// logarithm
module logarithm #(
	parameter n = 16,
	parameter m = 24,
	parameter k = 5 ,
	parameter p = 24
) (
	input        clk  ,  
	input        reset,  
	input        start,
	input  [0:n] x    ,
	output [1:p] y    ,
	output reg   done
);
	reg [2:0] current_state;
	reg [2:0] next_state   ;
	wire      z_gt2        ;
	wire      i_positive   ;
	reg [2:0] sel_z        ;
	reg       load_z       ;
	reg       sel_i        ;
	reg       load_i       ;
	reg       shift_y      ;
	reg  [  m+1:0] z           ;
	wire [  m+1:0] trunc_square;
	wire [  m+1:0] trunc_div   ;
	wire [  m+1:0] z_input     ;
	reg  [  k-1:0] i           ;
	wire [  k-1:0] i_input     ;
	wire [  k-1:0] i_minus_1   ;
	reg  [    1:p] yy          ;
	wire [    m:0] mult_in     ;
	wire [2*m+1:0] mult_out    ;
	assign z_input = (sel_z == 2'd00) ?  {1'b0, x, {(m-n){1'd0}}} :
	(sel_z == 2'd01) ? 	trunc_square :
	trunc_div;
	assign mult_in     = z[m:0];
	assign mult_out     = mult_in * mult_in;
	assign trunc_square = mult_out[2*m+1:m];
	assign trunc_div    = {1'd0, z[m+1:1]};
	always @(posedge clk or negedge reset) begin : proc_z
		if(~reset) begin
			z <= 0;
		end else begin
			if (load_z == 1'b1)
				z <= z_input;
		end
	end
	assign i_input = sel_i ? i_minus_1 : p;
	assign i_minus_1 = i - 1;
	wire [15:0] binary_p = p;
	always @(posedge clk or negedge reset) begin : proc_i
		if(~reset) begin
			i <= 0;
		end else begin
			if (load_i == 1'b1)
				i <= i_input;
		end
	end
	always @(posedge clk or negedge reset) begin : proc_yy
		if(~reset) begin
  ...
Size: roughly 2,200 cells after synthesis.
clock: 9.0 ns
lec_check: 0
abc_area: 0
cap_margin: 20
cell_pad_in_sites_global_placement: 2
core_margin: 2
core_utilization: 40
cts_cluster_diameter: 342
cts_cluster_size: 99
place_density_lb_addon: 0.3
slew_margin: 20
tns_end_percent: 10
run.sh (not shown) runs the stock make flow with config.mk's settings and CLKGATE_MAP_FILE=.
Then changed:
- ABC_AREA: 0 -> 1
- CELL_PAD_IN_SITES_GLOBAL_PLACEMENT: 2 -> default
- CORE_ASPECT_RATIO: default -> 0.55
- CORE_UTILIZATION: 40 -> 46
- CTS_CLUSTER_DIAMETER: 342 -> default
- CTS_CLUSTER_SIZE: 99 -> 78
- PLACE_DENSITY_LB_ADDON: 0.3 -> 0.08
- SLEW_MARGIN: 20 -> 5
- TNS_END_PERCENT: 10 -> default
Result: Wire length went up by 16%. Setup slack gains 0.97 ns. Die size went down by 6.1%. Clock skew barely changes. Utilization went up by 6.7 points. Flip-flop count does not change. Synthesized area went up by 7.7%. Global-route usage went up by 5.4 points. Synthesized cell count went up by 28%. Via count went up by 20%. Count of clock-buffer cells in the layout is unchanged.
Then changed:
- CORE_ASPECT_RATIO: 0.55 -> default
- CORE_UTILIZATION: 46 -> 69
- CTS_CLUSTER_DIAMETER: default -> 160
- CTS_CLUSTER_SIZE: 78 -> 100
- PLACE_DENSITY_LB_ADDON: 0.08 -> default
- SETUP_SLACK_MARGIN: default -> 2.22
- SLEW_MARGIN: 5 -> 20
After rerunning: The changed run ran to the end with no violations; non-clock buffer count increases by 2; sequential cell count is unchanged; count of clock-buffer cells in the layout does not change; global-route usage increases by 9.8 points; core utilization increases by 25 points; area after synthesis is unchanged; sequential share of layout area increases by 0.24 points; final area decreases slightly.
Then changed:
- CELL_PAD_IN_SITES_GLOBAL_PLACEMENT: default -> 2
- CORE_UTILIZATION: 69 -> 26
- CTS_CLUSTER_DIAMETER: 160 -> 342
- CTS_CLUSTER_SIZE: 100 -> 99
- PLACE_DENSITY: default -> 0.94
- SETUP_SLACK_MARGIN: 2.22 -> default
- TNS_END_PERCENT: default -> 10
Outcome: The new run finished clean; core utilization came out lower by 46 points; worst hold slack stays flat; critical path depth came out lower by 2; die size came out higher to 2.6 times its value; worst setup slack gets worse by 0.52 ns; final cell count came out higher by about a fifth; wire length came out higher by a few percent; sequential share of layout area came out lower by 0.39 points; non-clock buffer count came out lower by 2.
